Design frameMakerTop, start of the top module:
module frameMakerTop (samplePoint, reset, canRX, isError, isStuff, endOverload, BS_onoff, CRCtype, BRS_Stop, invalidBit, CRCcalc_on, CRCtime, ackValue, IDE, EDL, BRS, isRemote, size, frame, frameReady, isStart);
export LEC_CHECK = 0
export ABC_AREA = 1
export CAP_MARGIN = 10
export CELL_PAD_IN_SITES_DETAIL_PLACEMENT = 0
export CORE_ASPECT_RATIO = 0.98
export CORE_MARGIN = 2
export CORE_UTILIZATION = 66
export CTS_CLUSTER_DIAMETER = 29
export CTS_CLUSTER_SIZE = 58
export GPL_ROUTABILITY_DRIVEN = 0
export HOLD_SLACK_MARGIN = 0.29
export MAX_ROUTING_LAYER = met4
export PLACE_DENSITY = 0.61
export SLEW_MARGIN = 20
export TNS_END_PERCENT = 40
create_clock -name core_clock -period 2.02 [get_ports {samplePoint}]
run.sh (not shown) runs the stock make flow with config.mk's settings and CLKGATE_MAP_FILE=.
The first run finished but fails on negative setup slack.
Edit:
==> flow/config.mk (replaced) <==
export PLATFORM = sky130hd
export DESIGN_NAME = frameMakerTop
export DESIGN_NICKNAME = frameMakerTop
export VERILOG_FILES = /design/flow/design.v
export SDC_FILE = /design/flow/constraint.sdc
export NUM_CORES = 4
export LEC_CHECK = 0
export ABC_AREA = 0
export CAP_MARGIN = 10
export CELL_PAD_IN_SITES_DETAIL_PLACEMENT = 0
export CORE_ASPECT_RATIO = 0.82
export CORE_MARGIN = 2
export CORE_UTILIZATION = 71
export CTS_CLUSTER_SIZE = 58
export GPL_ROUTABILITY_DRIVEN = 0
export MAX_ROUTING_LAYER = met4
export PLACE_DENSITY_LB_ADDON = 0.25
export SLEW_MARGIN = 20
export TNS_END_PERCENT = 40
==> flow/constraint.sdc (replaced) <==
create_clock -name core_clock -period 1.79 [get_ports {samplePoint}]
set_input_delay 0.3580 -clock core_clock [delete_from_list [all_inputs] [get_ports {samplePoint}]]
set_output_delay 0.3580 -clock core_clock [all_outputs]
set_load 0.01 [all_outputs]
- With this change the flow died in clock tree synthesis (4_1_cts)
- die area decreases by a few percent
- synthesized cell count decreases by about a fifth
- synthesized area increases by a few percent
Edit:
==> flow/config.mk (replaced) <==
export PLATFORM = sky130hd
export DESIGN_NAME = frameMakerTop
export DESIGN_NICKNAME = frameMakerTop
export VERILOG_FILES = /design/flow/design.v
export SDC_FILE = /design/flow/constraint.sdc
export NUM_CORES = 4
export LEC_CHECK = 0
export ABC_AREA = 1
export CAP_MARGIN = 5
export CORE_MARGIN = 2
export CORE_UTILIZATION = 72
export MAX_ROUTING_LAYER = met4
export PLACE_DENSITY_LB_ADDON = 0.25
export SETUP_SLACK_MARGIN = 0.44
export SLEW_MARGIN = 20
==> flow/constraint.sdc (replaced) <==
create_clock -name core_clock -period 1.54 [get_ports {samplePoint}]
set_input_delay 0.3080 -clock core_clock [delete_from_list [all_inputs] [get_ports {samplePoint}]]
set_output_delay 0.3080 -clock core_clock [all_outputs]
set_load 0.01 [all_outputs]
=> This time the run never finished: it broke off in global placement (3_3_place_gp), error FLW-0024. Synthesized cell count goes up by 25%. Die area goes down by 3.8%. Synthesized area goes down by 2.6%.
Edit:
--- a/flow/config.mk
+++ b/flow/config.mk
@@ -8,8 +8,9 @@
 export ABC_AREA = 1
-export CAP_MARGIN = 5
+export CAP_MARGIN = 20
 export CORE_MARGIN = 2
 export CORE_UTILIZATION = 72
-export MAX_ROUTING_LAYER = met4
-export PLACE_DENSITY_LB_ADDON = 0.25
-export SETUP_SLACK_MARGIN = 0.44
+export CTS_CLUSTER_DIAMETER = 345
+export PLACE_DENSITY = 0.39
+export SETUP_SLACK_MARGIN = 0.9
 export SLEW_MARGIN = 20
+export TNS_END_PERCENT = 5
==> flow/constraint.sdc (replaced) <==
create_clock -name core_clock -period 3.31 [get_ports {samplePoint}]
set_input_delay 0.6620 -clock core_clock [delete_from_list [all_inputs] [get_ports {samplePoint}]]
set_output_delay 0.6620 -clock core_clock [all_outputs]
set_load 0.01 [all_outputs]
After rerunning: With this change the flow went through all stages and came out clean. Die size is unchanged. Synthesized area stays the same. Synthesized cell count stays the same.
Edit:
--- a/flow/config.mk
+++ b/flow/config.mk
@@ -11,6 +11,4 @@
 export CORE_UTILIZATION = 72
-export CTS_CLUSTER_DIAMETER = 345
-export PLACE_DENSITY = 0.39
-export SETUP_SLACK_MARGIN = 0.9
+export CTS_CLUSTER_DIAMETER = 372
+export PLACE_DENSITY = 0.4
 export SLEW_MARGIN = 20
-export TNS_END_PERCENT = 5
==> flow/constraint.sdc (replaced) <==
create_clock -name core_clock -period 4.34 [get_ports {samplePoint}]
set_input_delay 0.8680 -clock core_clock [delete_from_list [all_inputs] [get_ports {samplePoint}]]
set_output_delay 0.8680 -clock core_clock [all_outputs]
set_load 0.01 [all_outputs]
Effect: Register-to-register slack improves by 970 ps. Worst setup slack gets better by 970 ps. Flip-flop count does not change. Wire length is lower by about 9%. First-iteration DRC count falls by about 17%. Die size is unchanged. Final cell count goes down by about 0.3%. Clock-buffer cell count is higher by 1. Fmax is lower by about 2.1%.
Edit:
--- a/flow/config.mk
+++ b/flow/config.mk
@@ -7,8 +7,7 @@
 export LEC_CHECK = 0
-export ABC_AREA = 1
 export CAP_MARGIN = 20
 export CORE_MARGIN = 2
-export CORE_UTILIZATION = 72
-export CTS_CLUSTER_DIAMETER = 372
-export PLACE_DENSITY = 0.4
+export CORE_UTILIZATION = 38
+export CTS_CLUSTER_SIZE = 11
+export GPL_TIMING_DRIVEN = 0
 export SLEW_MARGIN = 20
==> flow/constraint.sdc (replaced) <==
create_clock -name core_clock -period 5.0 [get_ports {samplePoint}]
set_input_delay 1.0000 -clock core_clock [delete_from_list [all_inputs] [get_ports {samplePoint}]]
set_output_delay 1.0000 -clock core_clock [all_outputs]
set_load 0.01 [all_outputs]
The new run finished clean.
Die area is higher by 91%.
Wire length goes down by 30%.
Setup slack is better by 500 ps.


alpha:
Starting RTL as in the previous note.
clock: 4.28 ns
lec_check: 0
abc_area: 1
cap_margin: 20
core_margin: 2
core_utilization: 37
hold_slack_margin: 0.07
max_routing_layer: met4
min_routing_layer: met2
slew_margin: 20
For beta, these inputs were changed with respect to alpha:
Settings: removing MIN_ROUTING_LAYER (formerly met2); removing HOLD_SLACK_MARGIN (formerly 0.07); setting CTS_CLUSTER_SIZE to 100 for the first time; setting TNS_END_PERCENT to 10 for the first time; changing CORE_UTILIZATION from 37 to 72; removing MAX_ROUTING_LAYER (formerly met4); changing the clock period (ns, I/O delays scaled along) from 4.28 to 2.39.
## What came out
- Worst slack at placement in beta is 0.86 ns below alpha.
- Between beta and alpha, the row count is higher for alpha.
- beta did not finish; a tool error ended it in 5_1_grt.
- Taking alpha as the reference, in beta die outline width went down, die area shows a reduction of 48%, number of clock buffers inserted by TritonCTS fell 3.
Relative to beta, the following input files were edited for gamma:
Settings: CTS_CLUSTER_SIZE no longer set, was 100; TNS_END_PERCENT no longer set, was 10; the clock period (ns, I/O delays scaled along) now 6.77, was 2.39.
==> comparison <==
gamma: PASS, flow complete, no timing, DRC or antenna violations
beta -> gamma: number of standard-cell rows in the floorplan delta 0, exact match
Reported for gamma and beta, number of buffers on the longest clock path turned out identical to the last digit.
Status: number of cells produced by synthesis parity (gamma, beta)
From gamma to beta, synthesized area did not move at all.
Diff beta -> gamma: number of instances resized during post-cts repair went down; x dimension of the die held steady; HPWL after detailed placement decreased by about 0.65% relative to the old numbers.


Starting RTL as in the previous note.
Settings: LEC_CHECK=0, ABC_AREA=1, CAP_MARGIN=20, CELL_PAD_IN_SITES_DETAIL_PLACEMENT=1, CORE_ASPECT_RATIO=1.22, CORE_MARGIN=2, CORE_UTILIZATION=21, CTS_CLUSTER_DIAMETER=57, CTS_CLUSTER_SIZE=86, GPL_TIMING_DRIVEN=1, PLACE_DENSITY=0.88, SETUP_SLACK_MARGIN=0.81, SLEW_MARGIN=20; clock period 3.87 ns.
The baseline produced a clean layout.
Then changed:
==> flow/config.mk (replaced) <==
export PLATFORM = sky130hd
export DESIGN_NAME = frameMakerTop
export DESIGN_NICKNAME = frameMakerTop
export VERILOG_FILES = /design/flow/design.v
export SDC_FILE = /design/flow/constraint.sdc
export NUM_CORES = 4
export LEC_CHECK = 0
export ABC_AREA = 1
export CAP_MARGIN = 20
export CORE_MARGIN = 2
export CORE_UTILIZATION = 40
export SLEW_MARGIN = 20
==> flow/constraint.sdc (replaced) <==
create_clock -name core_clock -period 3.26 [get_ports {samplePoint}]
set_input_delay 0.6520 -clock core_clock [delete_from_list [all_inputs] [get_ports {samplePoint}]]
set_output_delay 0.6520 -clock core_clock [all_outputs]
set_load 0.01 [all_outputs]
Result:
- utilization rises by 24 points
- via count drops by about 8%
- worst setup slack loses 0.16 ns
- critical path depth is unchanged
- die size decreases by about 47%
- design area goes down by 1.6%
- synthesized cell count does not change
- hold slack gets worse by 0.019 ns
- routed wire length decreases by 24%
Then changed:
--- a/flow/config.mk
+++ b/flow/config.mk
@@ -10,3 +10,5 @@
 export CORE_MARGIN = 2
-export CORE_UTILIZATION = 40
+export CORE_UTILIZATION = 66
+export MAX_ROUTING_LAYER = met4
+export SETUP_SLACK_MARGIN = 0.44
 export SLEW_MARGIN = 20
==> flow/constraint.sdc (replaced) <==
create_clock -name core_clock -period 1.54 [get_ports {samplePoint}]
set_input_delay 0.3080 -clock core_clock [delete_from_list [all_inputs] [get_ports {samplePoint}]]
set_output_delay 0.3080 -clock core_clock [all_outputs]
set_load 0.01 [all_outputs]
Outcome:
- This time the run aborted during clock tree synthesis (4_1_cts)
- synthesized cell count stays the same
- area after synthesis stays the same
- die size went down by well over a third
Then changed:
--- a/flow/config.mk
+++ b/flow/config.mk
@@ -10,5 +10,5 @@
 export CORE_MARGIN = 2
-export CORE_UTILIZATION = 66
-export MAX_ROUTING_LAYER = met4
-export SETUP_SLACK_MARGIN = 0.44
+export CORE_UTILIZATION = 40
+export HOLD_SLACK_MARGIN = 0.07
+export MIN_ROUTING_LAYER = met2
 export SLEW_MARGIN = 20
==> flow/constraint.sdc (replaced) <==
create_clock -name core_clock -period 5.0 [get_ports {samplePoint}]
set_input_delay 1.0000 -clock core_clock [delete_from_list [all_inputs] [get_ports {samplePoint}]]
set_output_delay 1.0000 -clock core_clock [all_outputs]
set_load 0.01 [all_outputs]
What happened: Now the flow finished with timing, DRC and antenna clean; die size came out higher by well over a third; synthesized area stays the same; synthesized cell count does not change.


xenon:
frameMakerTop again, from the RTL that the note above started with.
==> flow/design.v (excerpt) <==
module frameMakerTop (samplePoint, reset, canRX, isError, isStuff, endOverload, BS_onoff, CRCtype, BRS_Stop, invalidBit, CRCcalc_on, CRCtime, ackValue, IDE, EDL, BRS, isRemote, size, frame, frameReady, isStart);
	input wire samplePoint, reset, canRX, isError, isStuff;
	output wire endOverload, BS_onoff, BRS_Stop, invalidBit, CRCcalc_on, CRCtime, ackValue, IDE, EDL, BRS, isRemote, frameReady, isStart;
	output wire [1:0] CRCtype;
	output wire [9:0] size;
	output wire [150:0] frame;
	wire isOverloadFromInterframe, RTR_SRR, RTR_r1;
	interFrameSpace ifs (samplePoint, reset, canRX, frameReady, endOverload, isOverloadFromInterframe, isStart);
	overload ov (samplePoint, reset, canRX, isOverloadFromInterframe, isError, endOverload);
	framecontroller fc (samplePoint, reset, canRX, isStart, isStuff, isError, BS_onoff, CRCtype, BRS_Stop, invalidBit, CRCcalc_on, CRCtime, ackValue, RTR_SRR, IDE, EDL, BRS, RTR_r1, frameReady);
	DatavsRemote dr (RTR_SRR, IDE, RTR_r1, isRemote);
	frameSize fsz (samplePoint, reset, isStuff, isStart, size);
	frameStorage fst (samplePoint, reset, canRX, isStuff, isStart, frame);
endmodule
export LEC_CHECK = 0
export ABC_AREA = 1
export CAP_MARGIN = 20
export CORE_ASPECT_RATIO = 0.75
export CORE_MARGIN = 3
export CORE_UTILIZATION = 37
export CTS_CLUSTER_DIAMETER = 74
export HOLD_SLACK_MARGIN = 0.07
export MAX_ROUTING_LAYER = met4
export MIN_ROUTING_LAYER = met2
export SLEW_MARGIN = 20
create_clock -name core_clock -period 1.79 [get_ports {samplePoint}]
The flow completed for xenon, but it is not clean: the layout still shows negative setup slack.
Relative to xenon, the following input files were edited for ember:
# xenon
export LEC_CHECK = 0
export ABC_AREA = 1
export CAP_MARGIN = 20
export CORE_ASPECT_RATIO = 0.75
export CORE_MARGIN = 3
export CORE_UTILIZATION = 37
export CTS_CLUSTER_DIAMETER = 74
export HOLD_SLACK_MARGIN = 0.07
export MAX_ROUTING_LAYER = met4
export MIN_ROUTING_LAYER = met2
export SLEW_MARGIN = 20
create_clock -name core_clock -period 1.79 [get_ports {samplePoint}]
# ember
export LEC_CHECK = 0
export ABC_AREA = 1
export CAP_MARGIN = 20
export CORE_MARGIN = 2
export CORE_UTILIZATION = 40
export SLEW_MARGIN = 20
create_clock -name core_clock -period 5.0 [get_ports {samplePoint}]
### Flow results
- ember finished every stage and its layout cleared the timing, design-rule and antenna checks.
- ember against xenon: per-cell via count in the routed design fell by about 30%, total setup buffers inserted after CTS fell by 10, vias after detailed routing fell by 4644, share of power burned in the clock network rose by 1.9 points.
- Note that the internal power of the cells recorded for ember amounts to 0.36 times the value seen in xenon.
Setup changes, ember to pepper
# ember
export LEC_CHECK = 0
export ABC_AREA = 1
export CAP_MARGIN = 20
export CORE_MARGIN = 2
export CORE_UTILIZATION = 40
export SLEW_MARGIN = 20
create_clock -name core_clock -period 5.0 [get_ports {samplePoint}]
# pepper
export LEC_CHECK = 0
export ABC_AREA = 1
export CAP_MARGIN = 20
export CORE_MARGIN = 2
export CORE_UTILIZATION = 27
export SLEW_MARGIN = 20
create_clock -name core_clock -period 3.01 [get_ports {samplePoint}]
[summary]
pepper finished end to end and its layout was clean on timing, DRC and antenna. Per the comparison of pepper with ember, internal power +2.0 mW; total detailed-routing wirelength went up; reported leakage power barely changed. Looking at endpoint of the worst setup timing path, the fc.cont[1] result is from ember; the isStart one comes from pepper. For ember, the timing startpoint of the critical path was canRX, unlike pepper, where it was ifs.isStart0.


## run A
Starting RTL as in the previous note.
Settings: LEC_CHECK=0, ABC_AREA=1, CAP_MARGIN=20, CORE_MARGIN=2, CORE_UTILIZATION=66, CTS_CLUSTER_DIAMETER=192, CTS_CLUSTER_SIZE=72, HOLD_SLACK_MARGIN=0.3, SLEW_MARGIN=20; clock period 1.67 ns.
Run A never completed; the flow aborted with a tool error in global routing (5_1_grt).
#### Input delta (run B over run A)
- setting SETUP_SLACK_MARGIN to 0.44 for the first time
- changing CTS_CLUSTER_SIZE from 72 to 74
- setting MAX_ROUTING_LAYER to met4 for the first time
- removing HOLD_SLACK_MARGIN (formerly 0.3)
- changing CTS_CLUSTER_DIAMETER from 192 to 351
- changing the clock period (ns, I/O delays scaled along) from 1.67 to 1.5
==> results <==
What ended run B was a tool error in clock tree synthesis (4_1_cts); the run never finished.
Total placed instance area: run A and run B compared, higher one is run B
Run A -> run B: yosys cell count flat
[compare] base=run A new=run B: weighted congestion reported at the end of routability-driven placement has increased; pre-CTS setup slack dropped 0.17 ns.
Share of synthesized cell area in and-or and or-and compound cells came out exactly the same in run A and run B.
Taking run A as the reference, in run B area reported by Yosys stat ~0 delta, total die area was more or less identical, half-perimeter wire length of the detailed placement result climbed about 27%, count of library flops with an enable pin barely changed.
Relative to run B, the following input files were edited for run C:
- SETUP_SLACK_MARGIN: 0.44 -> unset
- CORE_UTILIZATION: 66 -> 54
- CTS_CLUSTER_DIAMETER: 351 -> unset
- MAX_ROUTING_LAYER: met4 -> unset
- CTS_CLUSTER_SIZE: 74 -> unset
- the clock period (ns, I/O delays scaled along): 1.5 -> 2.24
Findings:
Run C ends up with a pre-placement core utilization that is 13 points lower than in run B.
Run C: done, clean on timing, DRC and antenna
Run B → run C: overall chip area now sits higher, cell total in the yosys stat output now sits at about the same level, area of the placeable core now sits higher, placed instance area now sits lower.
Vertical die size: run C vs run B up 10%
--- input diff run C..run D ---
- a change of CORE_UTILIZATION from 54 to 64
- an added CTS_CLUSTER_DIAMETER of 358
- an added CTS_CLUSTER_SIZE of 93
- an added PLACE_DENSITY of 0.41
- a change of the clock period (ns, I/O delays scaled along) from 2.24 to 1.71
Run D: GRT-0232 in global routing (5_1_grt) -> run aborted. Summary of run D over run C: detailed placer's ending HPWL moved up; number of placed cells counting well taps moved up; chip area moved down. The synthesized area on run C is in line with that on run D. Taking run C as the reference point, the clock buffer count from CTS of run D falls by 18. [diff] placeable core area, run D relative to run C: improvement. Run C → run D: number of core rows has decreased; pre-CTS setup slack shrank by 0.39 ns; share of the core filled by cells before placement has increased; area fraction in and, or, nand and nor cells after synthesis held steady.
Edits applied to the flow inputs when going from run D to run E:
- CTS_CLUSTER_SIZE: 93 -> unset
- PLACE_DENSITY: 0.41 -> unset
- CORE_UTILIZATION: 64 -> 40
- CTS_CLUSTER_DIAMETER: 358 -> unset
- the clock period (ns, I/O delays scaled along): 1.71 -> 3.01
--- outcome ---
- Run E: placement-stage cell area is about 6% lower than what run D reported.
- When run E is set beside run D, its clock buffer count from CTS turns out to be 20 larger.
- Compared with run D, in run E total instance count after detailed placement now sits higher, chip area line of the yosys report now sits at about the same level, post-cts gate resize count now sits lower, placeable core area now sits higher, mean post-synth cell area now sits at about the same level.
- Comparing run E and run D, the higher die area was measured on run E.
- Run E completed every stage of the flow, and the final layout passed the timing, design-rule and antenna checks.
Power is estimated from default activity; no workload was simulated.
